`flow/run.sh`:
```
#!/bin/bash
# the make line also repeats each setting of config.mk as NAME=value (left out here)
make -C /OpenROAD-flow-scripts/flow DESIGN_CONFIG=/design/flow/config.mk WORK_HOME=/design/flow/orfs CLKGATE_MAP_FILE= finish
```
`flow/config.mk`:
```
export PLATFORM = sky130hd
export DESIGN_NAME = top
export DESIGN_NICKNAME = top
export VERILOG_FILES = /design/flow/design.v
export SDC_FILE = /design/flow/constraint.sdc
export NUM_CORES = 4
export LEC_CHECK = 0
export CAP_MARGIN = 20
export CELL_PAD_IN_SITES_DETAIL_PLACEMENT = 2
export CELL_PAD_IN_SITES_GLOBAL_PLACEMENT = 1
export CORE_ASPECT_RATIO = 1.38
export CORE_MARGIN = 2
export CORE_UTILIZATION = 33
export CTS_CLUSTER_DIAMETER = 148
export MIN_ROUTING_LAYER = met1
export PLACE_DENSITY_LB_ADDON = 0.29
export SETUP_SLACK_MARGIN = 0.72
export SLEW_MARGIN = 20
```
`flow/constraint.sdc`:
```
create_clock -name core_clock -period 14.9 [get_ports {clk}]
set_input_delay 2.9800 -clock core_clock [delete_from_list [all_inputs] [get_ports {clk}]]
set_output_delay 2.9800 -clock core_clock [all_outputs]
set_load 0.01 [all_outputs]
```
`flow/design.v`:
```
module top(
  input  logic         clk,
  input  logic         rst_n,
  input  logic [31:0]  a, b, c, d, e,  
  output logic [63:0]  y  
);
logic [63:0] mul1_reg, mul2_reg;    
logic [63:0] mul3_reg;             
logic [63:0] sum1_reg;             
logic [63:0] sum2_reg;             
logic [63:0] final_result_reg;    
always_ff @(posedge clk or negedge rst_n) begin
  if (!rst_n) begin
    mul1_reg <= '0;
    mul2_reg <= '0;
  end else begin
    mul1_reg <= a * b;    
    mul2_reg <= c * d;    
  end
end
always_ff @(posedge clk or negedge rst_n) begin
  if (!rst_n) begin
    mul3_reg <= '0;
  end else begin
    mul3_reg <= mul1_reg[31:0] * e;  
  end
end
always_ff @(posedge clk or negedge rst_n) begin
  if (!rst_n) begin
    sum1_reg <= '0;
  end else begin
    sum1_reg <= mul1_reg + mul2_reg;
  end
end
always_ff @(posedge clk or negedge rst_n) begin
  if (!rst_n) begin
    sum2_reg <= '0;
  end else begin
    sum2_reg <= sum1_reg + mul3_reg;
  end
end
always_ff @(posedge clk or negedge rst_n) begin
  if (!rst_n) begin
    final_result_reg <= '0;
  end else begin
    if (|a)  
      final_result_reg <= sum2_reg + sum1_reg;
    else
      final_result_reg <= sum2_reg - mul2_reg;
  end
end
(* IOB="TRUE" *)
always_ff @(posedge clk or negedge rst_n) begin
  if (!rst_n) begin
    y <= '0;
  end else begin
    y <= final_result_reg;
  end
end
endmodule
```
==> results of run 1 <==
==> per-layer routing <==
metal / vias up / track usage, %
li1: 39238 / -
met5: - / 0
met3: 983 / 2.02
met4: 2 / 13.1
met2: 1895 / 45.1
met1: 50115 / 25.9
==> layout make-up <==
| cell class | count | area, sq um |
|---|---|---|
| Fill cell | 40870 | 240000 |
| Clock inverter | 35 | 581 |
| Multi-Input combinational cell | 9437 | 99300 |
| Antenna cell | 12 | 30.0 |
| Tap cell | 4902 | 6130 |
| Sequential cell | 448 | 11200 |
| Clock buffer | 73 | 1600 |
| Timing Repair Buffer | 390 | 3180 |
| Inverter | 2668 | 10000 |
==> per-stage QoR <==
stage          setup WS (ns)  instance area, sq um
5_1_grt                 2.40                132000
4_1_cts                 2.82                132000
3_3_place_gp            2.30                130000
3_5_place_dp            2.11                130000
2_1_floorplan           4.90                123000
6_report                2.75                132000
==> impl_metrics.prom, run 1 <==
# HELP chip_impl_metric Synthesis and place-and-route metrics
# TYPE chip_impl_metric gauge
chip_impl_info{name="status",value="timing/DRC/antenna clean"} 1
chip_impl_metric{name="post_synth_xor_xnor_area",unit="%"} 3.04
chip_impl_info{name="hold_class",value="reg -> reg"} 1
chip_impl_metric{name="synth_cells",unit=""} 13260
chip_impl_info{name="netlist_top_cells_count",value="2691 x fa_1, 2668 x inv_1, 1807 x and2_1"} 1
chip_impl_metric{name="ios",unit=""} 226
chip_impl_metric{name="cp_max_fo",unit=""} 13
chip_impl_metric{name="cts-root-to-sink-buffers",unit=""} 3
chip_impl_info{name="r2r-start",value="mul1_reg[11]"} 1
chip_impl_metric{name="syn-cell-area",unit="sq mm"} 0.123
chip_impl_info{name="worst_setup_path_startpoint",value="b[8]"} 1
chip_impl_info{name="top_logic_kind",value="adder cells"} 1
chip_impl_info{name="grt_setup_unrepaired",value="false"} 1
chip_impl_metric{name="drv.max_cap_violation_count",unit=""} 0
chip_impl_metric{name="die_h",unit="um"} 722
chip_impl_metric{name="route.met3.wl",unit="um"} 12700
chip_impl_metric{name="area.growth.synth_to_final",unit="%"} 7.21
chip_impl_info{name="clock-root-buffer",value="clkbuf_16"} 1
chip_impl_metric{name="max_freq",unit="GHz"} 0.0823
chip_impl_metric{name="clkSlewWorstSetupHoldPaths",unit="ns"} 0.06
chip_impl_metric{name="ys_chip_area",unit="sq mm"} 0.123
chip_impl_metric{name="stdcell_count",unit=""} 17965
chip_impl_metric{name="post-route-drc-count",unit=""} 0
chip_impl_metric{name="mux_share",unit="%"} 0.557
chip_impl_metric{name="routed_length_on_met1",unit="um"} 162000
chip_impl_metric{name="seq_area_frac_synth",unit="%"} 9.10
chip_impl_metric{name="port_buffers",unit=""} 225
chip_impl_metric{name="critPathMaxStageDelay",unit="ns"} 1.00
chip_impl_metric{name="core_area",unit="sq mm"} 0.372
chip_impl_metric{name="grt_pass1_vias",unit=""} 111863
chip_impl_metric{name="ys_sh_adder",unit="%"} 53.7
chip_impl_metric{name="ys_types",unit=""} 78
chip_impl_metric{name="timing_max_transition_violations_final",unit=""} 0
chip_impl_metric{name="route.met2.wl",unit="um"} 240000
chip_impl_info{name="crit_path_start_kind",value="input pin"} 1
chip_impl_info{name="synth_dominant_cell_count",value="fa_1"} 1
chip_impl_metric{name="pin_count_of_the_biggest_net_entering_global_routing",unit=""} 172
chip_impl_metric{name="setup_total_negative_slack",unit="ns"} 0
chip_impl_metric{name="cts_hold_buffers",unit=""} 0
chip_impl_metric{name="floorplanUtilization",unit="%"} 33.1
chip_impl_info{name="path_common_cell",value="fa_1"} 1
chip_impl_metric{name="rows",unit=""} 263
chip_impl_info{name="ys_dominant_reg_cell",value="dfrtp_1"} 1
chip_impl_metric{name="wl_final",unit="um"} 443000
chip_impl_info{name="hold_path.startpoint",value="final_result_reg[37]"} 1
chip_impl_metric{name="dr.pass1.iters",unit=""} 7
chip_impl_info{name="cts_tree",value="done"} 1
chip_impl_info{name="cp-end-kind",value="register"} 1
chip_impl_metric{name="synthSimpleGateAreaFrac",unit="%"} 17.0
chip_impl_metric{name="min_path_cells",unit=""} 0
chip_impl_info{name="netlist_top_cells_area",value="fa_1 44%, ha_1 9.9%, and2_1 9.2%, dfrtp_1 9.1%, inv_1 8.1%"} 1
chip_impl_info{name="slowest_stage",value="clkdlybuf4s50_1"} 1
chip_impl_metric{name="finalHoldWorstSlack",unit="ns"} 0.323
chip_impl_metric{name="async_reset_ff_share",unit="%"} 100
chip_impl_metric{name="die-area",unit="sq mm"} 0.378
chip_impl_metric{name="critical_path_buf_inv_count",unit=""} 8
chip_impl_metric{name="worstPathRequired",unit="ns"} 15.47
chip_impl_info{name="cp_top_family",value="adder cells"} 1
chip_impl_metric{name="clock-skew-final",unit="ns"} 0.0383
chip_impl_metric{name="worstSetupPathDepth",unit=""} 28
chip_impl_metric{name="timing.critical_path.arrival",unit="ns"} 12.72
chip_impl_metric{name="synth-compound-area-share",unit="%"} 6.31
chip_impl_info{name="critical_path.reg2reg.endpoint",value="mul3_reg[59]"} 1
chip_impl_metric{name="grt_pass1_wl",unit="um"} 681000
chip_impl_metric{name="globalplace.congestion",unit=""} 0.889
chip_impl_metric{name="die_boundary_width",unit="um"} 524
chip_impl_metric{name="timing.final.setup_violations",unit=""} 0
chip_impl_metric{name="syn_nets",unit=""} 17092
chip_impl_info{name="synth_area_leader_cell",value="fa_1"} 1
chip_impl_metric{name="grt_antenna_before_repair",unit=""} 20
chip_impl_metric{name="reg2reg_setup_slack",unit="ns"} 5.71
chip_impl_info{name="dr.max_layer_used",value="met5"} 1
chip_impl_metric{name="globalRouteTotalUtil",unit="%"} 23.9
chip_impl_metric{name="dp.final_hpwl",unit="um"} 354000
chip_impl_metric{name="synth_largest_type_area_fraction",unit="%"} 43.8
chip_impl_metric{name="report.final.hold_viol_count",unit=""} 0
chip_impl_metric{name="post_cts_resized",unit=""} 0
chip_impl_metric{name="dr_total_vias",unit=""} 92233
chip_impl_metric{name="postCtsSetupBuffers",unit=""} 0
chip_impl_metric{name="drtIter0Drc",unit=""} 3835
chip_impl_metric{name="insertion_delay",unit="ns"} 0.71
chip_impl_metric{name="warnings",unit=""} 29
chip_impl_metric{name="transition_at_the_pin_with_the_smallest_max_transition_slack",unit="ns"} 1.08
chip_impl_metric{name="yosys_register_bits",unit=""} 448
chip_impl_metric{name="ys.warnings.count",unit=""} 1
chip_impl_metric{name="gr-total-overflow",unit=""} 0
chip_impl_info{name="cp-endpoint",value="mul1_reg[63]"} 1
chip_impl_metric{name="slew_headroom",unit="%"} 26.9
chip_impl_metric{name="nNetsFinal",unit=""} 16834
chip_impl_metric{name="r2r.worst_path.cells",unit=""} 25
chip_impl_metric{name="finalCritPeriodShare",unit="%"} 81.5
chip_impl_info{name="worstHoldEndpoint",value="y[37]"} 1
chip_impl_metric{name="yosys_cell_count",unit=""} 13260
chip_impl_metric{name="place_inst",unit=""} 17845
chip_impl_metric{name="routed_via_density",unit=""} 5.13
chip_impl_metric{name="postRouteAntennaNets",unit=""} 0
chip_impl_metric{name="enable_flop_cells",unit=""} 0
chip_impl_metric{name="cts_max_level",unit=""} 2
chip_impl_info{name="critical_path_class",value="in -> reg"} 1
chip_impl_metric{name="fin_util",unit="%"} 35.5
chip_impl_metric{name="cts_sinks",unit=""} 448
chip_impl_metric{name="finalWorstPathRequiredPeriod",unit="ns"} 12.15
chip_impl_metric{name="syn_avg_cell_area",unit="sq um"} 9.29
chip_impl_metric{name="numCtsBuffers",unit=""} 57
chip_impl_metric{name="drt-wirelength-per-cell",unit="um"} 24.7
==> run 2, diff against run 1 <==
Settings changed: CELL_PAD_IN_SITES_DETAIL_PLACEMENT 2 to not set, CELL_PAD_IN_SITES_GLOBAL_PLACEMENT 1 to not set, CORE_ASPECT_RATIO 1.38 to not set, CORE_UTILIZATION 33 to 45, CTS_CLUSTER_DIAMETER 148 to not set, GPL_ROUTABILITY_DRIVEN set to 0, MIN_ROUTING_LAYER met1 to met2, PLACE_DENSITY_LB_ADDON 0.29 to 0.25, SETUP_SLACK_MARGIN 0.72 to not set.
Clock period 14.9 ns to 11.0 ns, I/O delays scaled along.
==> impl_metrics.prom, run 2 <==
# HELP chip_impl_metric Synthesis and place-and-route metrics
# TYPE chip_impl_metric gauge
chip_impl_metric{name="numCtsBuffers",unit=""} 52
chip_impl_metric{name="area.growth.synth_to_final",unit="%"} 7.22
chip_impl_metric{name="die_h",unit="um"} 527
chip_impl_info{name="cp_top_family",value="adder cells"} 1
chip_impl_metric{name="min_path_cells",unit=""} 0
chip_impl_metric{name="dr_total_vias",unit=""} 119251
chip_impl_info{name="cp-end-kind",value="register"} 1
chip_impl_metric{name="syn_avg_cell_area",unit="sq um"} 9.29
chip_impl_metric{name="die-area",unit="sq mm"} 0.278
chip_impl_metric{name="r2r.worst_path.cells",unit=""} 24
chip_impl_metric{name="globalRouteTotalUtil",unit="%"} 36.8
chip_impl_metric{name="wl_final",unit="um"} 335000
chip_impl_metric{name="post_cts_resized",unit=""} 0
chip_impl_metric{name="grt_pass1_wl",unit="um"} 543000
chip_impl_metric{name="critical_path_buf_inv_count",unit=""} 5
chip_impl_info{name="hold_class",value="reg -> reg"} 1
chip_impl_metric{name="post-route-drc-count",unit=""} 0
chip_impl_metric{name="ys.warnings.count",unit=""} 1
chip_impl_info{name="critical_path.reg2reg.endpoint",value="mul3_reg[56]"} 1
chip_impl_metric{name="async_reset_ff_share",unit="%"} 100
chip_impl_info{name="status",value="timing/DRC/antenna clean"} 1
chip_impl_metric{name="core_area",unit="sq mm"} 0.273
chip_impl_metric{name="clock-skew-final",unit="ns"} 0.0622
chip_impl_info{name="worst_setup_path_startpoint",value="c[19]"} 1
chip_impl_metric{name="synthSimpleGateAreaFrac",unit="%"} 17.0
chip_impl_metric{name="report.final.hold_viol_count",unit=""} 0
chip_impl_metric{name="rows",unit=""} 192
chip_impl_metric{name="postLayoutCellArea",unit="sq mm"} 0.132
chip_impl_metric{name="port_buffers",unit=""} 225
chip_impl_metric{name="timing.final.setup_violations",unit=""} 0
chip_impl_metric{name="nNetsFinal",unit=""} 17016
chip_impl_metric{name="timing_max_transition_violations_final",unit=""} 0
chip_impl_metric{name="grt_pass1_vias",unit=""} 142947
chip_impl_metric{name="dr.pass1.iters",unit=""} 28
chip_impl_metric{name="dp.final_hpwl",unit="um"} 276000
chip_impl_info{name="synth_area_leader_cell",value="fa_1"} 1
chip_impl_metric{name="critPathMaxStageDelay",unit="ns"} 0.81
chip_impl_metric{name="finalWorstPathRequiredPeriod",unit="ns"} 10.35
chip_impl_metric{name="cts_hold_buffers",unit=""} 0
chip_impl_metric{name="cp_max_fo",unit=""} 13
chip_impl_metric{name="synth-compound-area-share",unit="%"} 6.31
chip_impl_metric{name="drv.max_cap_violation_count",unit=""} 0
chip_impl_metric{name="max_freq",unit="GHz"} 0.0966
chip_impl_info{name="cts_tree",value="done"} 1
chip_impl_metric{name="synth_largest_type_area_fraction",unit="%"} 43.8
chip_impl_metric{name="fillCellCount",unit=""} 26042
chip_impl_info{name="crit_path_start_kind",value="input pin"} 1
chip_impl_metric{name="timing.critical_path.arrival",unit="ns"} 10.90
chip_impl_metric{name="transition_at_the_pin_with_the_smallest_max_transition_slack",unit="ns"} 1.20
chip_impl_info{name="worstHoldEndpoint",value="y[36]"} 1
chip_impl_info{name="slowest_stage",value="clkdlybuf4s50_1"} 1
chip_impl_info{name="grt_setup_unrepaired",value="false"} 1
chip_impl_metric{name="ios",unit=""} 226
chip_impl_metric{name="drtIter0Drc",unit=""} 18117
chip_impl_metric{name="post_synth_xor_xnor_area",unit="%"} 3.04
chip_impl_info{name="netlist_top_cells_area",value="fa_1 44%, ha_1 9.9%, and2_1 9.2%, dfrtp_1 9.1%, inv_1 8.1%"} 1
chip_impl_info{name="cp-endpoint",value="mul2_reg[62]"} 1
chip_impl_metric{name="finalCritPeriodShare",unit="%"} 94.1
chip_impl_metric{name="clkSlewWorstSetupHoldPaths",unit="ns"} 0.07
chip_impl_metric{name="pin_count_of_the_biggest_net_entering_global_routing",unit=""} 78
chip_impl_metric{name="ys_types",unit=""} 78
chip_impl_metric{name="insertion_delay",unit="ns"} 0.69
chip_impl_info{name="top_logic_kind",value="adder cells"} 1
chip_impl_info{name="hold_path.startpoint",value="final_result_reg[36]"} 1
chip_impl_metric{name="die_boundary_width",unit="um"} 527
chip_impl_metric{name="cts_max_level",unit=""} 2
chip_impl_info{name="clock-root-buffer",value="clkbuf_16"} 1
chip_impl_metric{name="mux_share",unit="%"} 0.557
chip_impl_metric{name="yosys_register_bits",unit=""} 448
chip_impl_metric{name="cts-root-to-sink-buffers",unit=""} 3
chip_impl_info{name="ys_dominant_reg_cell",value="dfrtp_1"} 1
chip_impl_metric{name="syn_nets",unit=""} 17092
chip_impl_metric{name="dp_slack",unit="ns"} 0.242
chip_impl_metric{name="postCtsSetupBuffers",unit=""} 0
chip_impl_metric{name="gr-total-overflow",unit=""} 0
chip_impl_info{name="critical_path_class",value="in -> reg"} 1
chip_impl_info{name="r2r-start",value="mul1_reg[11]"} 1
chip_impl_metric{name="setup_total_negative_slack",unit="ns"} 0
chip_impl_info{name="synth_dominant_cell_count",value="fa_1"} 1
chip_impl_metric{name="reg2reg_setup_slack",unit="ns"} 1.90
chip_impl_metric{name="seq_area_frac_synth",unit="%"} 9.10
chip_impl_metric{name="floorplanUtilization",unit="%"} 45.1
chip_impl_info{name="netlist_top_cells_count",value="2691 x fa_1, 2668 x inv_1, 1807 x and2_1"} 1
chip_impl_metric{name="warnings",unit=""} 26
chip_impl_metric{name="postRouteAntennaNets",unit=""} 0
chip_impl_metric{name="ys_chip_area",unit="sq mm"} 0.123
chip_impl_metric{name="cts_sinks",unit=""} 448
chip_impl_metric{name="worstPathRequired",unit="ns"} 11.55
chip_impl_metric{name="drt-wirelength-per-cell",unit="um"} 19.9
chip_impl_metric{name="timing.final.ws_setup",unit="ns"} 0.651
chip_impl_metric{name="ys_sh_adder",unit="%"} 53.7
chip_impl_metric{name="slew_headroom",unit="%"} 19.1
chip_impl_metric{name="grt_antenna_before_repair",unit=""} 0
chip_impl_metric{name="placed_area",unit="sq mm"} 0.130
chip_impl_metric{name="synth_cells",unit=""} 13260
chip_impl_metric{name="yosys_cell_count",unit=""} 13260
chip_impl_info{name="path_common_cell",value="fa_1"} 1
chip_impl_metric{name="enable_flop_cells",unit=""} 0
chip_impl_metric{name="syn-cell-area",unit="sq mm"} 0.123
chip_impl_metric{name="routed_via_density",unit=""} 7.09
chip_impl_metric{name="finalHoldWorstSlack",unit="ns"} 0.341
chip_impl_metric{name="worstSetupPathDepth",unit=""} 26
==> run 2: per-stage QoR <==
step / utilization (%) / cells
after floorplan: - / 13260
after global placement: 47.7 / 16718
after detailed placement: 47.7 / 16718
after CTS: 48.4 / 16814
after global routing: 48.4 / 16815
final: 48.4 / 16830
==> run 2: metal layers <==
layer / wire [um] / global-route usage (%)
met5: 3570 / 13.0
met4: 30200 / 5.73
met3: 136000 / 50.2
met2: 165000 / 43.2
met1: 0 / -
==> run 2: cell type report <==
| class | instances | area, sq um | area share [%] |
|---|---|---|---|
| Antenna cell | 15 | 37.5 | 0.0284 |
| Sequential cell | 448 | 11200 | 8.49 |
| Tap cell | 3589 | 4490 | 3.40 |
| Clock buffer | 63 | 1420 | 1.08 |
| Inverter | 2668 | 10000 | 7.59 |
| Timing Repair Buffer | 577 | 5100 | 3.86 |
| Multi-Input combinational cell | 9437 | 99300 | 75.2 |
| Clock inverter | 33 | 488 | 0.370 |
==> run 3, diff against run 2 <==
Settings changed: CORE_UTILIZATION 45 to 72, CTS_CLUSTER_DIAMETER set to 366, CTS_CLUSTER_SIZE set to 99, GPL_ROUTABILITY_DRIVEN 0 to not set, MIN_ROUTING_LAYER met2 to not set, PLACE_DENSITY_LB_ADDON 0.25 to not set.
Clock period 11.0 ns to 8.08 ns, I/O delays scaled along.
==> impl_metrics.prom, run 3 <==
# HELP chip_impl_metric Physical implementation figures
# TYPE chip_impl_metric gauge
chip_impl_metric{name="ys_types",unit=""} 78
chip_impl_metric{name="cts-root-to-sink-buffers",unit=""} 3
chip_impl_metric{name="cts_max_level",unit=""} 1
chip_impl_info{name="status",value="aborted with a tool error"} 1
chip_impl_metric{name="ys.warnings.count",unit=""} 1
chip_impl_metric{name="die-area",unit="sq mm"} 0.174
chip_impl_metric{name="synth_cells",unit=""} 13260
chip_impl_info{name="clock-root-buffer",value="clkbuf_16"} 1
chip_impl_metric{name="syn_avg_cell_area",unit="sq um"} 9.29
chip_impl_metric{name="cts_sinks",unit=""} 448
chip_impl_metric{name="globalplace.congestion",unit=""} 0.991
chip_impl_metric{name="seq_area_frac_synth",unit="%"} 9.10
chip_impl_metric{name="async_reset_ff_share",unit="%"} 100
chip_impl_info{name="netlist_top_cells_area",value="fa_1 44%, ha_1 9.9%, and2_1 9.2%, dfrtp_1 9.1%, inv_1 8.1%"} 1
chip_impl_metric{name="die_boundary_width",unit="um"} 418
chip_impl_metric{name="ys_sh_adder",unit="%"} 53.7
chip_impl_metric{name="dp.final_hpwl",unit="um"} 302000
chip_impl_metric{name="rows",unit=""} 151
chip_impl_metric{name="synth-compound-area-share",unit="%"} 6.31
chip_impl_info{name="synth_dominant_cell_count",value="fa_1"} 1
chip_impl_metric{name="dp_slack",unit="ns"} -1.38
chip_impl_metric{name="syn_nets",unit=""} 17092
chip_impl_metric{name="core_area",unit="sq mm"} 0.170
chip_impl_metric{name="floorplanUtilization",unit="%"} 72.6
chip_impl_metric{name="numCtsBuffers",unit=""} 8
chip_impl_metric{name="ios",unit=""} 226
chip_impl_metric{name="die_h",unit="um"} 418
chip_impl_info{name="netlist_top_cells_count",value="2691 x fa_1, 2668 x inv_1, 1807 x and2_1"} 1
chip_impl_metric{name="syn-cell-area",unit="sq mm"} 0.123
chip_impl_info{name="ys_dominant_reg_cell",value="dfrtp_1"} 1
chip_impl_metric{name="port_buffers",unit=""} 225
chip_impl_metric{name="yosys_register_bits",unit=""} 448
chip_impl_metric{name="post_synth_xor_xnor_area",unit="%"} 3.04
chip_impl_metric{name="ys_chip_area",unit="sq mm"} 0.123
chip_impl_info{name="top_logic_kind",value="adder cells"} 1
chip_impl_metric{name="enable_flop_cells",unit=""} 0
chip_impl_metric{name="cts_hold_buffers",unit=""} 0
chip_impl_metric{name="mux_share",unit="%"} 0.557
chip_impl_info{name="last-stage-reached",value="5_1_grt"} 1
chip_impl_metric{name="yosys_cell_count",unit=""} 13260
chip_impl_info{name="synth_area_leader_cell",value="fa_1"} 1
chip_impl_metric{name="synth_largest_type_area_fraction",unit="%"} 43.8
chip_impl_metric{name="synthSimpleGateAreaFrac",unit="%"} 17.0
-- run 3: through the flow --
| step | instances | cell area, sq um | hold WS [ns] |
|---|---|---|---|
| CTS | 16503 | 143000 | 0.392 |
| detailed placement | 16185 | 137000 | 0.335 |
| global placement | 16185 | 137000 | 0.332 |
| floorplan | 13260 | 124000 | 0.331 |
-- run 3: repair_timing --
| action | 4_1_cts |
|---|---|
| setup buffers | 236 |
| cloned | 78 |
| endpoints found under the setup margin | 81 |
| pin swaps | 461 |
| resized | 901 |
==> run 4, diff against run 3 <==
Settings changed: CAP_MARGIN 20 to 15, CORE_UTILIZATION 72 to 66, CTS_CLUSTER_DIAMETER 366 to not set, CTS_CLUSTER_SIZE 99 to not set, SETUP_SLACK_MARGIN set to 2.46, TNS_END_PERCENT set to 5.
Clock period 8.08 ns to 8.88 ns, I/O delays scaled along.
==> impl_metrics.prom, run 4 <==
# HELP chip_impl_metric Synthesis and place-and-route metrics
# TYPE chip_impl_metric gauge
chip_impl_metric{name="globalRouteTotalUtil",unit="%"} 39.3
chip_impl_metric{name="rows",unit=""} 158
chip_impl_metric{name="postRouteAntennaNets",unit=""} 0
chip_impl_metric{name="clkSlewWorstSetupHoldPaths",unit="ns"} 0.06
chip_impl_metric{name="dr.pass1.iters",unit=""} 8
chip_impl_info{name="cp_top_family",value="adder cells"} 1
chip_impl_metric{name="mux_share",unit="%"} 0.557
chip_impl_metric{name="r2r.worst_path.cells",unit=""} 27
chip_impl_metric{name="syn_avg_cell_area",unit="sq um"} 9.29
chip_impl_metric{name="worstSetupPathDepth",unit=""} 28
chip_impl_metric{name="yosys_cell_count",unit=""} 13260
chip_impl_metric{name="slew_headroom",unit="%"} 31.9
chip_impl_info{name="cts_tree",value="done"} 1
chip_impl_info{name="netlist_top_cells_count",value="2691 x fa_1, 2668 x inv_1, 1807 x and2_1"} 1
chip_impl_metric{name="drv.max_cap_violation_count",unit=""} 0
chip_impl_metric{name="routed_via_density",unit=""} 5.83
chip_impl_metric{name="ys_chip_area",unit="sq mm"} 0.123
chip_impl_metric{name="synth_cells",unit=""} 13260
chip_impl_metric{name="ys_sh_adder",unit="%"} 53.7
chip_impl_metric{name="post_synth_xor_xnor_area",unit="%"} 3.04
chip_impl_metric{name="clock-skew-final",unit="ns"} 0.0546
chip_impl_metric{name="cp_max_fo",unit=""} 11
chip_impl_info{name="grt_setup_unrepaired",value="true"} 1
chip_impl_metric{name="die-area",unit="sq mm"} 0.190
chip_impl_metric{name="gr-total-overflow",unit=""} 0
chip_impl_metric{name="worstPathRequired",unit="ns"} 9.44
chip_impl_metric{name="port_buffers",unit=""} 225
chip_impl_metric{name="area.growth.synth_to_final",unit="%"} 16.0
chip_impl_metric{name="cts-root-to-sink-buffers",unit=""} 3
chip_impl_info{name="critical_path.reg2reg.endpoint",value="mul3_reg[57]"} 1
chip_impl_info{name="status",value="timing/DRC/antenna clean"} 1
chip_impl_metric{name="synth_largest_type_area_fraction",unit="%"} 43.8
chip_impl_metric{name="grt_pass1_wl",unit="um"} 586000
chip_impl_metric{name="warnings",unit=""} 41
chip_impl_info{name="worst_setup_path_startpoint",value="b[9]"} 1
chip_impl_info{name="critical_path_class",value="in -> reg"} 1
chip_impl_metric{name="synthSimpleGateAreaFrac",unit="%"} 17.0
chip_impl_info{name="top_logic_kind",value="adder cells"} 1
chip_impl_metric{name="transition_at_the_pin_with_the_smallest_max_transition_slack",unit="ns"} 1.02
chip_impl_info{name="crit_path_start_kind",value="input pin"} 1
chip_impl_metric{name="finalHoldWorstSlack",unit="ns"} 0.347
chip_impl_info{name="hold_path.startpoint",value="final_result_reg[58]"} 1
chip_impl_metric{name="post-route-drc-count",unit=""} 0
chip_impl_metric{name="timing.final.setup_violations",unit=""} 0
chip_impl_metric{name="report.final.hold_viol_count",unit=""} 0
chip_impl_metric{name="ios",unit=""} 226
chip_impl_metric{name="drt-wirelength-per-cell",unit="um"} 22.4
chip_impl_info{name="ys_dominant_reg_cell",value="dfrtp_1"} 1
chip_impl_metric{name="syn-cell-area",unit="sq mm"} 0.123
chip_impl_metric{name="min_path_cells",unit=""} 0
chip_impl_metric{name="insertion_delay",unit="ns"} 0.70
chip_impl_metric{name="cts_hold_buffers",unit=""} 0
chip_impl_metric{name="cts_sinks",unit=""} 448
chip_impl_info{name="synth_area_leader_cell",value="fa_1"} 1
chip_impl_metric{name="numCtsBuffers",unit=""} 51
chip_impl_metric{name="syn_nets",unit=""} 17092
chip_impl_info{name="slowest_stage",value="fa_1"} 1
chip_impl_metric{name="reg2reg_setup_slack",unit="ns"} 0.57
chip_impl_info{name="clock-root-buffer",value="clkbuf_16"} 1
chip_impl_metric{name="die_h",unit="um"} 436
chip_impl_metric{name="dr_total_vias",unit=""} 97420
chip_impl_info{name="synth_dominant_cell_count",value="fa_1"} 1
chip_impl_info{name="hold_class",value="reg -> reg"} 1
chip_impl_metric{name="setup_total_negative_slack",unit="ns"} 0
chip_impl_metric{name="fillCellCount",unit=""} 12770
chip_impl_metric{name="drtIter0Drc",unit=""} 7678
chip_impl_metric{name="dp.final_hpwl",unit="um"} 291000
chip_impl_metric{name="finalCritPeriodShare",unit="%"} 98.0
chip_impl_metric{name="core_area",unit="sq mm"} 0.185
chip_impl_metric{name="yosys_register_bits",unit=""} 448
chip_impl_metric{name="grt_antenna_before_repair",unit=""} 22
chip_impl_metric{name="timing.critical_path.arrival",unit="ns"} 9.26
chip_impl_metric{name="enable_flop_cells",unit=""} 0
chip_impl_metric{name="async_reset_ff_share",unit="%"} 100
chip_impl_metric{name="die_boundary_width",unit="um"} 436
chip_impl_metric{name="max_freq",unit="GHz"} 0.115
chip_impl_metric{name="floorplanUtilization",unit="%"} 66.4
chip_impl_metric{name="cts_max_level",unit=""} 2
chip_impl_metric{name="critPathMaxStageDelay",unit="ns"} 0.60
chip_impl_info{name="cp-endpoint",value="mul1_reg[63]"} 1
chip_impl_metric{name="ys.warnings.count",unit=""} 1
chip_impl_metric{name="finalWorstPathRequiredPeriod",unit="ns"} 8.70
chip_impl_metric{name="wl_final",unit="um"} 375000
chip_impl_info{name="cp-end-kind",value="register"} 1
chip_impl_metric{name="pin_count_of_the_biggest_net_entering_global_routing",unit=""} 193
chip_impl_metric{name="nNetsFinal",unit=""} 18015
chip_impl_info{name="path_common_cell",value="fa_1"} 1
chip_impl_metric{name="synth-compound-area-share",unit="%"} 6.31
chip_impl_metric{name="timing_max_transition_violations_final",unit=""} 0
chip_impl_metric{name="critical_path_buf_inv_count",unit=""} 8
chip_impl_info{name="netlist_top_cells_area",value="fa_1 44%, ha_1 9.9%, and2_1 9.2%, dfrtp_1 9.1%, inv_1 8.1%"} 1
chip_impl_info{name="r2r-start",value="mul1_reg[13]"} 1
chip_impl_metric{name="grt_pass1_vias",unit=""} 107175
chip_impl_metric{name="globalplace.congestion",unit=""} 0.977
chip_impl_metric{name="ys_types",unit=""} 78
chip_impl_metric{name="seq_area_frac_synth",unit="%"} 9.10
chip_impl_info{name="worstHoldEndpoint",value="y[58]"} 1
-- run 4: area by class of cell --
class                      count  area, sq um  area share (%)
antenna                       12         30.0          0.0210
timing repair buffer        1577        15600            10.9
tap                         2480         3100            2.17
sequential                   448        11200            7.85
clock inverter                35          440           0.308
inverter                    2668        10000            7.01
multi-input combinational   9437       101000            70.8
clock buffer                  61         1310           0.920
-- run 4: metal layers --
| layer | share of wire [%] | GRT usage [%] | vias to the layer above | routed length [um] |
|---|---|---|---|---|
| met2 | 47 | 64.8 | 4964 | 176000 |
| met5 | 0.029 | 0 | - | 108 |
| met3 | 10 | 7.59 | 1353 | 37900 |
| met1 | 37 | 50.5 | 49379 | 139000 |
| met4 | 5.7 | 18.0 | 12 | 21500 |
| li1 | - | - | 41712 | - |
-- run 4: metrics by stage --
stage	instances	utilization (%)	cell area (sq um)	worst slack (ns)
finish	16718	77.0	143000	0.179
global route	16708	77.0	143000	0.0158
CTS	16597	75.7	140000	0.103
detailed placement	16342	73.3	136000	-0.923
global placement	16342	73.3	136000	-0.849
floorplan	13260	-	124000	0.398
-- run 4: timing repair --
item | 4_1_cts | 5_1_grt
endpoints found under the hold margin | 0 | 0
resized | 492 | 433
buffers inserted | 133 | 69
setup endpoints to repair | 188 | 202
pin swaps | 220 | 173
gates cloned | 26 | 39
==> run 5, diff against run 4 <==
Settings changed: CAP_MARGIN 15 to 20, CORE_UTILIZATION 66 to 72, CTS_CLUSTER_DIAMETER set to 374, CTS_CLUSTER_SIZE set to 98, PLACE_DENSITY set to 0.37, SETUP_SLACK_MARGIN 2.46 to 1.45, TNS_END_PERCENT 5 to 10.
Clock period 8.88 ns to 6.71 ns, I/O delays scaled along.
==> impl_metrics.prom, run 5 <==
# HELP chip_impl_metric Physical implementation figures
# TYPE chip_impl_metric gauge
chip_impl_metric{name="synth_cells",unit=""} 13260
chip_impl_metric{name="synth_largest_type_area_fraction",unit="%"} 43.8
chip_impl_metric{name="globalRouteTotalUtil",unit="%"} 66.9
chip_impl_metric{name="mux_share",unit="%"} 0.557
chip_impl_info{name="top_logic_kind",value="adder cells"} 1
chip_impl_metric{name="die-area",unit="sq mm"} 0.174
chip_impl_metric{name="die_boundary_width",unit="um"} 418
chip_impl_metric{name="post_synth_xor_xnor_area",unit="%"} 3.04
chip_impl_metric{name="rows",unit=""} 151
chip_impl_metric{name="syn_nets",unit=""} 17092
chip_impl_info{name="netlist_top_cells_area",value="fa_1 44%, ha_1 9.9%, and2_1 9.2%, dfrtp_1 9.1%, inv_1 8.1%"} 1
chip_impl_metric{name="yosys_register_bits",unit=""} 448
chip_impl_info{name="synth_area_leader_cell",value="fa_1"} 1
chip_impl_metric{name="die_h",unit="um"} 418
chip_impl_metric{name="dp_slack",unit="ns"} -2.58
chip_impl_metric{name="cts_max_level",unit=""} 1
chip_impl_metric{name="ys_chip_area",unit="sq mm"} 0.123
chip_impl_metric{name="synth-compound-area-share",unit="%"} 6.31
chip_impl_info{name="netlist_top_cells_count",value="2691 x fa_1, 2668 x inv_1, 1807 x and2_1"} 1
chip_impl_metric{name="dp.final_hpwl",unit="um"} 302000
chip_impl_metric{name="port_buffers",unit=""} 225
chip_impl_metric{name="cts_sinks",unit=""} 448
chip_impl_metric{name="syn_avg_cell_area",unit="sq um"} 9.29
chip_impl_metric{name="globalplace.congestion",unit=""} 1.01
chip_impl_metric{name="syn-cell-area",unit="sq mm"} 0.123
chip_impl_metric{name="core_area",unit="sq mm"} 0.170
chip_impl_metric{name="cts_hold_buffers",unit=""} 0
chip_impl_metric{name="seq_area_frac_synth",unit="%"} 9.10
chip_impl_metric{name="ys_types",unit=""} 78
chip_impl_metric{name="cts-root-to-sink-buffers",unit=""} 3
chip_impl_metric{name="gr-total-overflow",unit=""} 279
chip_impl_metric{name="synthSimpleGateAreaFrac",unit="%"} 17.0
chip_impl_metric{name="ys.warnings.count",unit=""} 1
chip_impl_metric{name="ios",unit=""} 226
chip_impl_info{name="status",value="aborted with a tool error"} 1
chip_impl_metric{name="placed_area",unit="sq mm"} 0.139
chip_impl_metric{name="floorplanUtilization",unit="%"} 72.6
chip_impl_metric{name="async_reset_ff_share",unit="%"} 100
chip_impl_info{name="ys_dominant_reg_cell",value="dfrtp_1"} 1
chip_impl_metric{name="enable_flop_cells",unit=""} 0
chip_impl_metric{name="numCtsBuffers",unit=""} 8
chip_impl_info{name="last-stage-reached",value="5_1_grt"} 1
chip_impl_info{name="tool.error",value="[ERROR GRT-0232] Routing congestion too high. Check the congestion heatmap in the GUI."} 1
chip_impl_metric{name="ys_sh_adder",unit="%"} 53.7
chip_impl_info{name="synth_dominant_cell_count",value="fa_1"} 1
chip_impl_metric{name="yosys_cell_count",unit=""} 13260
chip_impl_info{name="clock-root-buffer",value="clkbuf_16"} 1
## run 5: stage by stage
stage	hold slack, ns	TNS (ns)	std cells	util, %
after CTS	0.392	-98.83	16789	86.0
after detailed placement	0.335	-285.55	16452	81.9
after global placement	0.334	-268.73	16452	81.9
after floorplan	0.331	-98.77	13260	-
## run 5: what timing repair did
| action | 4_1_cts |
|---|---|
| setup endpoints to repair | 220 |
| setup buffers | 232 |
| pin swaps | 578 |
| gates resized | 1191 |
| gates cloned | 94 |
## run 5: metal layers
layer,track usage [%],GRT overflow
met4,56.2,88
met1,69.3,20
met5,28.8,4
met2,86.7,137
met3,49.1,30
==> run 6, diff against run 5 <==
Settings changed: CELL_PAD_IN_SITES_DETAIL_PLACEMENT set to 2, CELL_PAD_IN_SITES_GLOBAL_PLACEMENT set to 1, CORE_UTILIZATION 72 to 47, CTS_CLUSTER_DIAMETER 374 to not set, CTS_CLUSTER_SIZE 98 to 23, GPL_ROUTABILITY_DRIVEN set to 0, MAX_ROUTING_LAYER set to met4, PLACE_DENSITY 0.37 to not set, PLACE_DENSITY_LB_ADDON set to 0.15, SETUP_SLACK_MARGIN 1.45 to 0.65, SLEW_MARGIN 20 to 5, TNS_END_PERCENT 10 to not set.
Clock period 6.71 ns to 6.12 ns, I/O delays scaled along.
==> impl_metrics.prom, run 6 <==
# HELP chip_impl_metric Physical implementation figures
# TYPE chip_impl_metric gauge
chip_impl_metric{name="syn_avg_cell_area",unit="sq um"} 9.29
chip_impl_info{name="tool.error",value="[ERROR DPL-0033] detailed placement checks failed during check placement."} 1
chip_impl_info{name="synth_dominant_cell_count",value="fa_1"} 1
chip_impl_info{name="status",value="aborted with a tool error"} 1
chip_impl_info{name="synth_area_leader_cell",value="fa_1"} 1
chip_impl_metric{name="ys_sh_adder",unit="%"} 53.7
chip_impl_metric{name="syn_nets",unit=""} 17092
chip_impl_metric{name="port_buffers",unit=""} 225
chip_impl_metric{name="die_boundary_width",unit="um"} 516
chip_impl_metric{name="rows",unit=""} 187
chip_impl_info{name="netlist_top_cells_count",value="2691 x fa_1, 2668 x inv_1, 1807 x and2_1"} 1
chip_impl_metric{name="die_h",unit="um"} 516
chip_impl_metric{name="die-area",unit="sq mm"} 0.266
chip_impl_info{name="ys_dominant_reg_cell",value="dfrtp_1"} 1
chip_impl_metric{name="synth_cells",unit=""} 13260
chip_impl_metric{name="synth_largest_type_area_fraction",unit="%"} 43.8
chip_impl_metric{name="mux_share",unit="%"} 0.557
chip_impl_metric{name="enable_flop_cells",unit=""} 0
chip_impl_metric{name="synth-compound-area-share",unit="%"} 6.31
chip_impl_metric{name="async_reset_ff_share",unit="%"} 100
chip_impl_metric{name="post_synth_xor_xnor_area",unit="%"} 3.04
chip_impl_info{name="netlist_top_cells_area",value="fa_1 44%, ha_1 9.9%, and2_1 9.2%, dfrtp_1 9.1%, inv_1 8.1%"} 1
chip_impl_metric{name="syn-cell-area",unit="sq mm"} 0.123
chip_impl_info{name="top_logic_kind",value="adder cells"} 1
chip_impl_metric{name="yosys_cell_count",unit=""} 13260
chip_impl_metric{name="ios",unit=""} 226
chip_impl_metric{name="ys_chip_area",unit="sq mm"} 0.123
chip_impl_metric{name="synthSimpleGateAreaFrac",unit="%"} 17.0
chip_impl_metric{name="floorplanUtilization",unit="%"} 47.3
chip_impl_metric{name="ys_types",unit=""} 78
chip_impl_metric{name="ys.warnings.count",unit=""} 1
chip_impl_metric{name="yosys_register_bits",unit=""} 448
chip_impl_info{name="last-stage-reached",value="3_5_place_dp"} 1
chip_impl_metric{name="seq_area_frac_synth",unit="%"} 9.10
chip_impl_metric{name="core_area",unit="sq mm"} 0.260
## run 6: metrics by stage
stage | std cells | hold WS [ns] | TNS, ns | setup slack, ns
floorplan | 13260 | 0.331 | -155.28 | -1.81
global placement | 17836 | 0.332 | -352.34 | -2.92
==> run 7, diff against run 6 <==
Settings changed: CAP_MARGIN 20 to 0, CELL_PAD_IN_SITES_DETAIL_PLACEMENT 2 to not set, CELL_PAD_IN_SITES_GLOBAL_PLACEMENT 1 to not set, CORE_UTILIZATION 47 to 66, CTS_CLUSTER_DIAMETER set to 49, CTS_CLUSTER_SIZE 23 to not set, GPL_ROUTABILITY_DRIVEN 0 to not set, MAX_ROUTING_LAYER met4 to not set, PLACE_DENSITY_LB_ADDON 0.15 to not set, SETUP_SLACK_MARGIN 0.65 to not set, SLEW_MARGIN 5 to 20.
Clock period 6.12 ns to 7.68 ns, I/O delays scaled along.
==> impl_metrics.prom, run 7 <==
# HELP chip_impl_metric Synthesis and place-and-route metrics
# TYPE chip_impl_metric gauge
chip_impl_info{name="status",value="finished with violations"} 1
chip_impl_info{name="check_fault_list",value="setup timing"} 1
chip_impl_metric{name="gr-total-overflow",unit=""} 0
chip_impl_metric{name="floorplanUtilization",unit="%"} 66.4
chip_impl_metric{name="postRouteAntennaNets",unit=""} 0
chip_impl_metric{name="drv.max_cap_violation_count",unit=""} 0
chip_impl_metric{name="dr.pass1.iters",unit=""} 7
chip_impl_metric{name="globalRouteTotalUtil",unit="%"} 41.1
chip_impl_metric{name="grt_pass1_vias",unit=""} 110418
chip_impl_info{name="cp-endpoint",value="mul1_reg[41]"} 1
chip_impl_metric{name="cp_max_fo",unit=""} 5
chip_impl_info{name="synth_dominant_cell_count",value="fa_1"} 1
chip_impl_metric{name="synth_largest_type_area_fraction",unit="%"} 43.8
chip_impl_metric{name="report.final.hold_viol_count",unit=""} 0
chip_impl_metric{name="synth-compound-area-share",unit="%"} 6.31
chip_impl_info{name="crit_path_start_kind",value="input pin"} 1
chip_impl_metric{name="enable_flop_cells",unit=""} 0
chip_impl_info{name="top_logic_kind",value="adder cells"} 1
chip_impl_metric{name="timing.final.ws_setup",unit="ns"} -0.531
chip_impl_info{name="netlist_top_cells_area",value="fa_1 44%, ha_1 9.9%, and2_1 9.2%, dfrtp_1 9.1%, inv_1 8.1%"} 1
chip_impl_info{name="hold_class",value="reg -> reg"} 1
chip_impl_metric{name="ys_chip_area",unit="sq mm"} 0.123
chip_impl_info{name="cp-end-kind",value="register"} 1
chip_impl_metric{name="die-area",unit="sq mm"} 0.190
chip_impl_metric{name="yosys_cell_count",unit=""} 13260
chip_impl_info{name="path_common_cell",value="fa_1"} 1
chip_impl_metric{name="seq_area_frac_synth",unit="%"} 9.10
chip_impl_metric{name="critical_path_buf_inv_count",unit=""} 6
chip_impl_info{name="worst_setup_path_startpoint",value="b[5]"} 1
chip_impl_metric{name="slew_headroom",unit="%"} 30.7
chip_impl_metric{name="cts_max_level",unit=""} 3
chip_impl_metric{name="globalplace.congestion",unit=""} 0.985
chip_impl_metric{name="finalHoldWorstSlack",unit="ns"} 0.344
chip_impl_metric{name="ys_types",unit=""} 78
chip_impl_metric{name="die_boundary_width",unit="um"} 436
chip_impl_metric{name="synth_cells",unit=""} 13260
chip_impl_metric{name="rows",unit=""} 158
chip_impl_metric{name="cts-root-to-sink-buffers",unit=""} 3
chip_impl_metric{name="clkSlewWorstSetupHoldPaths",unit="ns"} 0.07
chip_impl_metric{name="die_h",unit="um"} 436
chip_impl_metric{name="cts_sinks",unit=""} 448
chip_impl_metric{name="drt-wirelength-per-cell",unit="um"} 23.4
chip_impl_metric{name="syn_avg_cell_area",unit="sq um"} 9.29
chip_impl_metric{name="grt_pass1_wl",unit="um"} 609000
chip_impl_info{name="ys_dominant_reg_cell",value="dfrtp_1"} 1
chip_impl_metric{name="warnings",unit=""} 37
chip_impl_metric{name="mux_share",unit="%"} 0.557
chip_impl_info{name="grt_setup_unrepaired",value="true"} 1
chip_impl_metric{name="clock-skew-final",unit="ns"} 0.0652
chip_impl_metric{name="ios",unit=""} 226
chip_impl_metric{name="dp_slack",unit="ns"} -1.68
chip_impl_metric{name="ys.warnings.count",unit=""} 1
chip_impl_metric{name="port_buffers",unit=""} 225
chip_impl_metric{name="max_freq",unit="GHz"} 0.122
chip_impl_metric{name="fin_util",unit="%"} 80.7
chip_impl_info{name="worstHoldEndpoint",value="y[21]"} 1
chip_impl_metric{name="post_synth_xor_xnor_area",unit="%"} 3.04
chip_impl_metric{name="routed_via_density",unit=""} 5.93
chip_impl_metric{name="r2r.worst_path.cells",unit=""} 24
chip_impl_metric{name="grt_antenna_before_repair",unit=""} 15
chip_impl_info{name="critical_path.reg2reg.endpoint",value="mul3_reg[60]"} 1
chip_impl_info{name="critical_path_class",value="in -> reg"} 1
chip_impl_metric{name="min_path_cells",unit=""} 0
chip_impl_info{name="r2r-start",value="mul1_reg[21]"} 1
chip_impl_metric{name="core_area",unit="sq mm"} 0.185
chip_impl_metric{name="dp.final_hpwl",unit="um"} 299000
chip_impl_metric{name="worstPathRequired",unit="ns"} 8.23
chip_impl_metric{name="wl_final",unit="um"} 400000
chip_impl_metric{name="pin_count_of_the_biggest_net_entering_global_routing",unit=""} 129
chip_impl_metric{name="ys_sh_adder",unit="%"} 53.7
chip_impl_metric{name="transition_at_the_pin_with_the_smallest_max_transition_slack",unit="ns"} 1.01
chip_impl_info{name="cp_top_family",value="adder cells"} 1
chip_impl_metric{name="finalCritPeriodShare",unit="%"} 107
chip_impl_metric{name="timing_max_transition_violations_final",unit=""} 0
chip_impl_metric{name="nNetsFinal",unit=""} 18375
chip_impl_metric{name="syn_nets",unit=""} 17092
chip_impl_metric{name="numCtsBuffers",unit=""} 68
chip_impl_metric{name="insertion_delay",unit="ns"} 0.70
chip_impl_info{name="clock-root-buffer",value="clkbuf_16"} 1
chip_impl_info{name="synth_area_leader_cell",value="fa_1"} 1
chip_impl_metric{name="drtIter0Drc",unit=""} 8687
chip_impl_metric{name="reg2reg_setup_slack",unit="ns"} -0.28
chip_impl_metric{name="finalWorstPathRequiredPeriod",unit="ns"} 8.21
chip_impl_info{name="netlist_top_cells_count",value="2691 x fa_1, 2668 x inv_1, 1807 x and2_1"} 1
chip_impl_info{name="slowest_stage",value="fa_1"} 1
chip_impl_metric{name="dr_total_vias",unit=""} 101319
chip_impl_metric{name="syn-cell-area",unit="sq mm"} 0.123
chip_impl_metric{name="synthSimpleGateAreaFrac",unit="%"} 17.0
chip_impl_metric{name="area.growth.synth_to_final",unit="%"} 21.6
chip_impl_metric{name="worstSetupPathDepth",unit=""} 27
chip_impl_metric{name="timing.critical_path.arrival",unit="ns"} 8.76
chip_impl_metric{name="timing.final.setup_violations",unit=""} 78
chip_impl_metric{name="async_reset_ff_share",unit="%"} 100
chip_impl_info{name="hold_path.startpoint",value="final_result_reg[21]"} 1
chip_impl_info{name="cts_tree",value="done"} 1
chip_impl_metric{name="post-route-drc-count",unit=""} 0
chip_impl_metric{name="critPathMaxStageDelay",unit="ns"} 0.55
chip_impl_metric{name="yosys_register_bits",unit=""} 448
run 7: cell type report:
class | instances | area, sq um
clock buffer | 74 | 1760
antenna | 5 | 12.5
fill | 11477 | 35700
inverter | 2668 | 10000
timing repair buffer | 1920 | 19700
clock inverter | 49 | 716
sequential | 448 | 11200
tap | 2480 | 3100
multi-input combinational | 9437 | 103000
run 7: metrics by stage:
stage                     cell area [sq um]  setup TNS (ns)  instances
after floorplan                      125000          -10.80      13260
after global placement               138000         -143.20      16542
after detailed placement             138000         -152.55      16542
after CTS                            145000          -19.65      16881
after global routing                 150000          -31.51      17078
final                                150000          -17.48      17081
run 7: what timing repair did:
action                                  CTS  global route
gates cloned                             37            41
pin swaps                               414           651
buffers inserted                        183           176
endpoints found under the setup margin  120           119
resized                                 763           994
hold buffers                              0             0
run 7: layer usage:
metal  wire [um]  vias to the layer above  GRT usage [%]
met5          64                        -              0
met4       27400                       10           20.6
met3       41900                     1838           8.20
met2      188000                     5973           67.5
met1      143000                    51098           51.9
li1            -                    42400              -
==> run 8, diff against run 7 <==
Settings changed: CAP_MARGIN 0 to 20, CORE_UTILIZATION 66 to 72, CTS_CLUSTER_DIAMETER 49 to not set, HOLD_SLACK_MARGIN set to 0.28, PLACE_DENSITY_LB_ADDON set to 0.24, SETUP_SLACK_MARGIN set to 0.82.
Clock period 7.68 ns to 8.51 ns, I/O delays scaled along.
==> impl_metrics.prom, run 8 <==
# HELP chip_impl_metric Physical implementation figures
# TYPE chip_impl_metric gauge
chip_impl_info{name="status",value="aborted with a tool error"} 1
chip_impl_info{name="clock-root-buffer",value="clkbuf_16"} 1
chip_impl_metric{name="syn-cell-area",unit="sq mm"} 0.123
chip_impl_metric{name="syn_nets",unit=""} 17092
chip_impl_metric{name="enable_flop_cells",unit=""} 0
chip_impl_metric{name="post_synth_xor_xnor_area",unit="%"} 3.04
chip_impl_metric{name="cts_hold_buffers",unit=""} 0
chip_impl_metric{name="yosys_register_bits",unit=""} 448
chip_impl_metric{name="ios",unit=""} 226
chip_impl_metric{name="cts_max_level",unit=""} 2
chip_impl_metric{name="syn_avg_cell_area",unit="sq um"} 9.29
chip_impl_metric{name="ys_types",unit=""} 78
chip_impl_metric{name="rows",unit=""} 151
chip_impl_metric{name="numCtsBuffers",unit=""} 50
chip_impl_metric{name="synthSimpleGateAreaFrac",unit="%"} 17.0
chip_impl_metric{name="cts_sinks",unit=""} 448
chip_impl_info{name="top_logic_kind",value="adder cells"} 1
chip_impl_metric{name="ys.warnings.count",unit=""} 1
chip_impl_info{name="synth_dominant_cell_count",value="fa_1"} 1
chip_impl_metric{name="globalplace.congestion",unit=""} 0.976
chip_impl_info{name="last-stage-reached",value="5_1_grt"} 1
chip_impl_metric{name="yosys_cell_count",unit=""} 13260
chip_impl_metric{name="seq_area_frac_synth",unit="%"} 9.10
chip_impl_metric{name="synth_largest_type_area_fraction",unit="%"} 43.8
chip_impl_info{name="netlist_top_cells_area",value="fa_1 44%, ha_1 9.9%, and2_1 9.2%, dfrtp_1 9.1%, inv_1 8.1%"} 1
chip_impl_metric{name="ys_sh_adder",unit="%"} 53.7
chip_impl_metric{name="synth_cells",unit=""} 13260
chip_impl_metric{name="async_reset_ff_share",unit="%"} 100
chip_impl_info{name="netlist_top_cells_count",value="2691 x fa_1, 2668 x inv_1, 1807 x and2_1"} 1
chip_impl_metric{name="die-area",unit="sq mm"} 0.174
chip_impl_metric{name="floorplanUtilization",unit="%"} 72.6
chip_impl_metric{name="mux_share",unit="%"} 0.557
chip_impl_info{name="ys_dominant_reg_cell",value="dfrtp_1"} 1
chip_impl_metric{name="die_h",unit="um"} 418
chip_impl_metric{name="core_area",unit="sq mm"} 0.170
chip_impl_metric{name="die_boundary_width",unit="um"} 418
chip_impl_metric{name="synth-compound-area-share",unit="%"} 6.31
chip_impl_metric{name="port_buffers",unit=""} 225
chip_impl_metric{name="cts-root-to-sink-buffers",unit=""} 3
chip_impl_metric{name="ys_chip_area",unit="sq mm"} 0.123
chip_impl_metric{name="dp.final_hpwl",unit="um"} 301000
chip_impl_info{name="synth_area_leader_cell",value="fa_1"} 1
run 8: repair_timing:
item | CTS
hold endpoints to repair | 0
buffers inserted | 212
pin swaps | 467
endpoints found under the setup margin | 128
gates cloned | 42
resized | 767
run 8: per-stage QoR:
step                cell area [sq um]  utilization [%]  cells  worst slack [ns]  setup TNS [ns]
CTS                            143000             84.2  16441            0.0568               0
floorplan                      125000                -  13260             0.102               0
global placement               136000             80.3  16094            -0.964          -51.53
detailed placement             136000             80.3  16094             -1.09          -65.67
==> run 9, diff against run 8 <==
Settings changed: CTS_CLUSTER_DIAMETER set to 72, HOLD_SLACK_MARGIN 0.28 to not set, PLACE_DENSITY set to 0.41, PLACE_DENSITY_LB_ADDON 0.24 to not set, SETUP_SLACK_MARGIN 0.82 to 1.27, TNS_END_PERCENT set to 10.
Clock period 8.51 ns to 5.81 ns, I/O delays scaled along.
==> impl_metrics.prom, run 9 <==
# HELP chip_impl_metric Physical implementation figures
# TYPE chip_impl_metric gauge
chip_impl_metric{name="ios",unit=""} 226
chip_impl_metric{name="core_area",unit="sq mm"} 0.170
chip_impl_metric{name="synth-compound-area-share",unit="%"} 6.31
chip_impl_info{name="status",value="aborted with a tool error"} 1
chip_impl_metric{name="ys_chip_area",unit="sq mm"} 0.123
chip_impl_metric{name="seq_area_frac_synth",unit="%"} 9.10
chip_impl_metric{name="placed_area",unit="sq mm"} 0.140
chip_impl_metric{name="port_buffers",unit=""} 225
chip_impl_metric{name="globalplace.congestion",unit=""} 1.01
chip_impl_info{name="synth_dominant_cell_count",value="fa_1"} 1
chip_impl_metric{name="ys.warnings.count",unit=""} 1
chip_impl_metric{name="synth_cells",unit=""} 13260
chip_impl_info{name="synth_area_leader_cell",value="fa_1"} 1
chip_impl_metric{name="async_reset_ff_share",unit="%"} 100
chip_impl_info{name="netlist_top_cells_area",value="fa_1 44%, ha_1 9.9%, and2_1 9.2%, dfrtp_1 9.1%, inv_1 8.1%"} 1
chip_impl_metric{name="post_synth_xor_xnor_area",unit="%"} 3.04
chip_impl_metric{name="cts_hold_buffers",unit=""} 0
chip_impl_metric{name="numCtsBuffers",unit=""} 49
chip_impl_metric{name="dp.final_hpwl",unit="um"} 304000
chip_impl_metric{name="syn-cell-area",unit="sq mm"} 0.123
chip_impl_metric{name="place_inst",unit=""} 16529
chip_impl_metric{name="die_h",unit="um"} 418
chip_impl_metric{name="floorplanUtilization",unit="%"} 72.6
chip_impl_metric{name="syn_avg_cell_area",unit="sq um"} 9.29
chip_impl_metric{name="synthSimpleGateAreaFrac",unit="%"} 17.0
chip_impl_info{name="clock-root-buffer",value="clkbuf_16"} 1
chip_impl_metric{name="die_boundary_width",unit="um"} 418
chip_impl_metric{name="synth_largest_type_area_fraction",unit="%"} 43.8
chip_impl_metric{name="cts_max_level",unit=""} 2
chip_impl_metric{name="ys_sh_adder",unit="%"} 53.7
chip_impl_info{name="last-stage-reached",value="5_1_grt"} 1
chip_impl_info{name="tool.error",value="[ERROR GRT-0228] Horizontal edge usage exceeds the maximum allowed. (35, 58) usage=65535 limit=3200"} 1
chip_impl_metric{name="cts_sinks",unit=""} 448
chip_impl_info{name="netlist_top_cells_count",value="2691 x fa_1, 2668 x inv_1, 1807 x and2_1"} 1
chip_impl_info{name="ys_dominant_reg_cell",value="dfrtp_1"} 1
chip_impl_metric{name="enable_flop_cells",unit=""} 0
chip_impl_info{name="top_logic_kind",value="adder cells"} 1
chip_impl_metric{name="ys_types",unit=""} 78
chip_impl_metric{name="syn_nets",unit=""} 17092
chip_impl_metric{name="yosys_cell_count",unit=""} 13260
chip_impl_metric{name="rows",unit=""} 151
chip_impl_metric{name="cts-root-to-sink-buffers",unit=""} 3
chip_impl_metric{name="yosys_register_bits",unit=""} 448
chip_impl_metric{name="die-area",unit="sq mm"} 0.174
chip_impl_metric{name="mux_share",unit="%"} 0.557
==> run 9: repair_timing <==
item,CTS
setup buffers,293
gates resized,1089
pin swaps,593
cloned,79
endpoints found under the setup margin,234
==> run 9: through the flow <==
step           setup WS (ns)  util, %
2_1_floorplan          -2.06        -
3_5_place_dp           -3.07     82.4
4_1_cts                -1.98     87.5
3_3_place_gp           -2.95     82.4
